==> flow/design.v (excerpt) <==
module top_module(
    input  wire        clkr,
    input  wire        rst,
    input  wire        rxr,
    input  wire [4:0]  btnr,
    output wire        spr,
    output wire [7:0]  hr,
    output wire [7:0]  mr,
    output wire [4:0]  date,
    output wire [4:0]  month,
    output wire [7:0]  year,
    output wire [6:0]  seg,
    output wire [3:0]  an,
    output wire        dp
);
Settings: LEC_CHECK=0, ABC_AREA=1, CAP_MARGIN=20, CORE_MARGIN=2, CORE_UTILIZATION=62, CTS_CLUSTER_DIAMETER=344, CTS_CLUSTER_SIZE=91, SLEW_MARGIN=20; clock period 7.43 ns.
run.sh (not shown) runs the stock make flow with config.mk's settings and CLKGATE_MAP_FILE=.
Rerun with:
- CORE_ASPECT_RATIO: not set -> 0.5
- CORE_UTILIZATION: 62 -> 72
- PLACE_DENSITY: not set -> 0.4
- SETUP_SLACK_MARGIN: not set -> 2.17
- TNS_END_PERCENT: not set -> 5
=> With this change the flow reached the layout checks and failed them: negative setup slack. Sequential share of layout area drops by 2.3 points. Final cell count grows by 0.63%. Setup slack degrades by 750 ps. First-iteration DRC count came out higher to 3.0 times its value. Global-route usage rises by 10 points. Total power increases by 23%.
Rerun with:
- CTS_CLUSTER_SIZE: 91 -> 97
- HOLD_SLACK_MARGIN: not set -> 0.29
- PLACE_DENSITY: 0.4 -> 0.36
- SETUP_SLACK_MARGIN: 2.17 -> 0.46
Outcome: Now the flow went through all stages and came out clean. Worst setup slack improves by 710 ps. Via count went down by roughly a tenth. Synthesized cell count is unchanged.
Rerun with:
- CORE_ASPECT_RATIO: 0.5 -> not set
- CORE_UTILIZATION: 72 -> 65
- CTS_CLUSTER_DIAMETER: 344 -> not set
- CTS_CLUSTER_SIZE: 97 -> not set
- HOLD_SLACK_MARGIN: 0.29 -> not set
- PLACE_DENSITY: 0.36 -> not set
- SETUP_SLACK_MARGIN: 0.46 -> not set
- TNS_END_PERCENT: 5 -> not set
- clock period: 7.43 -> 4.95 ns (I/O delays scaled with it)
This time the run produced a layout that fails on negative setup slack.
Final area is higher by about 14%.
Core utilization grows by 2.0 points.
Sequential cell count stays the same.
Die area climbs by about 10%.
Sequential power went up by 49%.
Worst setup slack got worse by 1500 ps.
First-iteration DRC count decreases by about 16%.
Synthesized area does not change.
Clock skew is about the same.
Rerun with:
- CORE_UTILIZATION: 65 -> 72
- CTS_CLUSTER_SIZE: not set -> 98
- GPL_ROUTABILITY_DRIVEN: not set -> 0
- PLACE_DENSITY_LB_ADDON: not set -> 0.03
- SETUP_SLACK_MARGIN: not set -> 1.45
- TNS_END_PERCENT: not set -> 5
After rerunning:
- Now the flow stopped in global routing (5_1_grt) with GRT-0232
- die area falls by about 9%
- synthesized area stays the same
- synthesized cell count does not change


try-juniper:
top_module again, from the RTL that the note above started with.
## top_module
module top_module(
    input  wire        clkr,
    input  wire        rst,
    input  wire        rxr,
    input  wire [4:0]  btnr,
    output wire        spr,
    output wire [7:0]  hr,
    output wire [7:0]  mr,
    output wire [4:0]  date,
    output wire [4:0]  month,
    output wire [7:0]  year,
    output wire [6:0]  seg,
    output wire [3:0]  an,
    output wire        dp
);
==> flow/config.mk <==
export PLATFORM = sky130hd
export DESIGN_NAME = top_module
export DESIGN_NICKNAME = top_module
export VERILOG_FILES = /design/flow/design.v
export SDC_FILE = /design/flow/constraint.sdc
export NUM_CORES = 4
export LEC_CHECK = 0
export ABC_AREA = 1
export CAP_MARGIN = 20
export CELL_PAD_IN_SITES_DETAIL_PLACEMENT = 2
export CELL_PAD_IN_SITES_GLOBAL_PLACEMENT = 1
export CORE_MARGIN = 7
export CORE_UTILIZATION = 30
export GPL_ROUTABILITY_DRIVEN = 0
export GPL_TIMING_DRIVEN = 0
export HOLD_SLACK_MARGIN = -0.09
export MAX_ROUTING_LAYER = met5
export MIN_ROUTING_LAYER = met1
export PLACE_DENSITY = 0.41
export SETUP_SLACK_MARGIN = -0.21
export SLEW_MARGIN = 25
export TNS_END_PERCENT = 85
==> flow/constraint.sdc <==
create_clock -name core_clock -period 9.04 [get_ports {clkr}]
set_input_delay 1.8080 -clock core_clock [delete_from_list [all_inputs] [get_ports {clkr}]]
set_output_delay 1.8080 -clock core_clock [all_outputs]
set_load 0.01 [all_outputs]
Inputs modified between try-juniper and try-xenon:
- HOLD_SLACK_MARGIN: -0.09 -> unset
- CELL_PAD_IN_SITES_DETAIL_PLACEMENT: 2 -> unset
- SLEW_MARGIN: 25 -> 20
- GPL_ROUTABILITY_DRIVEN: 0 -> unset
- GPL_TIMING_DRIVEN: 0 -> unset
- TNS_END_PERCENT: 85 -> unset
- CELL_PAD_IN_SITES_GLOBAL_PLACEMENT: 1 -> unset
- MAX_ROUTING_LAYER: met5 -> unset
- PLACE_DENSITY: 0.41 -> unset
- CORE_UTILIZATION: 30 -> 66
- MIN_ROUTING_LAYER: met1 -> unset
- SETUP_SLACK_MARGIN: -0.21 -> unset
- CORE_MARGIN: 7 -> 2
- the clock period (ns, I/O delays scaled along): 9.04 -> 5.03
==> results <==
try-xenon -> stages 100% | layout checks FAIL | setup timing
Number of vias per cell after detailed routing in try-xenon is 16% above try-juniper.
Start point of the critical path: display_inst.digit_select[0]$_SDFFE_PP0P_ -> try-juniper, display_inst.digit_select[1]$_SDFFE_PP0P_ -> try-xenon
try-xenon has number of signal-net buffers in the layout above what try-juniper had.
Between try-juniper and try-xenon, global-route usage increased.
Relative to try-xenon, the following input files were edited for try-indigo:
- CTS_CLUSTER_SIZE: unset -> 100
- CORE_UTILIZATION: 66 -> 68
- CTS_CLUSTER_DIAMETER: unset -> 390
### Flow results
- Timing endpoint of the critical path: seg[3] -> try-xenon, seg[6] -> try-indigo
- Changes observed in try-indigo relative to try-xenon: amount of wire on met2 after detailed routing now sits higher, final hold slack now sits higher, buffer count excluding the clock tree in the final layout now sits higher, number of buffers inserted during clock tree synthesis now sits at about the same level, delay contributed by the slowest stage of the critical path now sits higher.
- Re final standard cell count with taps included and fillers excluded: try-xenon was lower than try-indigo.
- Signed area change from the synthesized netlist to the final layout in try-indigo is 2.2 points above try-xenon.
- Wire length was lower in try-xenon than in try-indigo.
- Ran to the end and failed final checks on setup timing: try-indigo.
[inputs] try-umber vs try-indigo
- TNS_END_PERCENT: unset -> 10
- CORE_UTILIZATION: 68 -> 66
- CTS_CLUSTER_SIZE: 100 -> unset
- SETUP_SLACK_MARGIN: unset -> 1.5
- CTS_CLUSTER_DIAMETER: 390 -> unset
Findings:
- None of the runs try-indigo and try-umber ends with a clean layout.
- From the logs: try-umber reached the end of the flow and failed the layout checks with setup timing.
- Although try-indigo finished all stages, its layout failed final checks on setup timing.
- Per the comparison of try-umber with try-indigo, slack of the worst reg-to-reg path saw little to no change; cell area saw a decrease; pre-CTS setup slack saw an increase; relative area of clock buffers and inverters in the final design saw little to no change; sequential share of layout area saw an increase.
- A cell with the biggest individual delay on the critical path of dfxtp_2 is what try-umber shows, while o21ai_4 belongs to try-indigo.
- Delta(final clock period utilization by the worst path, try-umber - try-indigo) < 0
- Pin count of the biggest net entering global routing, try-indigo and try-umber: smaller value in try-indigo
- Post-detailed-route via-to-cell ratio is lower on try-umber
- Clock-buffer cell count was higher in the run labelled try-umber.
- Compare try-indigo and try-umber | setup slack lower: try-indigo
- For the switching share of total power, try-umber came in 2.4 points lower than try-indigo did.
diff inputs: try-umber => try-quartz
- SETUP_SLACK_MARGIN: 1.5 -> unset
- TNS_END_PERCENT: 10 -> unset
- CORE_UTILIZATION: 66 -> 65
- the clock period (ns, I/O delays scaled along): 5.03 -> 6.97
## What came out
Taking try-quartz as 1.0, try-umber lands at 3.5 on number of signal-net buffers in the layout.
try-quartz vs. try-umber: highest net fanout along the worst path went up by 1.
What try-umber reported for final instance area has to be multiplied by 0.880 to get the figure for try-quartz.
Total power for try-quartz: about 37% down relative to try-umber
try-quartz -> try-umber: simple-gate share of the synthesized area delta 0, exact match
try-quartz finished every step from synthesis to the final layout, and the layout passed the timing, design-rule and antenna checks.
Taking try-umber as the reference point, the relative contribution of the clock network to total power of try-quartz rises by 2.0 points.
Run comparison: try-quartz master of the slowest instance on the critical path clkdlybuf4s50_1; try-umber master of the slowest instance on the critical path dfxtp_2
Vertical die size, try-umber and try-quartz: smaller value in try-umber
Taking try-umber as the reference, in try-quartz cell row count went up 1; combined area of all synthesized cells did not really move; required time of the critical path saw an increase.
Input changes introduced in try-harbor (baseline for comparison: try-quartz):
- a deleted ABC_AREA that had been 1
- a change of CORE_UTILIZATION from 65 to 59
- a change of the clock period (ns, I/O delays scaled along) from 6.97 to 5.14
==> results <==
- Ran to the end and failed final checks on setup timing: try-harbor.
- Relative to try-quartz, final area has increased by about 16% in try-harbor.
- Compared with try-quartz, try-harbor shows a count of non-CTS buffers in the layout that is 169 higher.
- When try-harbor is measured against try-quartz, its critical path depth turns out 44% lower.
- Diff try-harbor and try-quartz: wire length of the first global-routing pass higher in try-harbor
- Worst hold margin ends up higher on try-harbor.
Power is estimated from default activity; no workload was simulated.
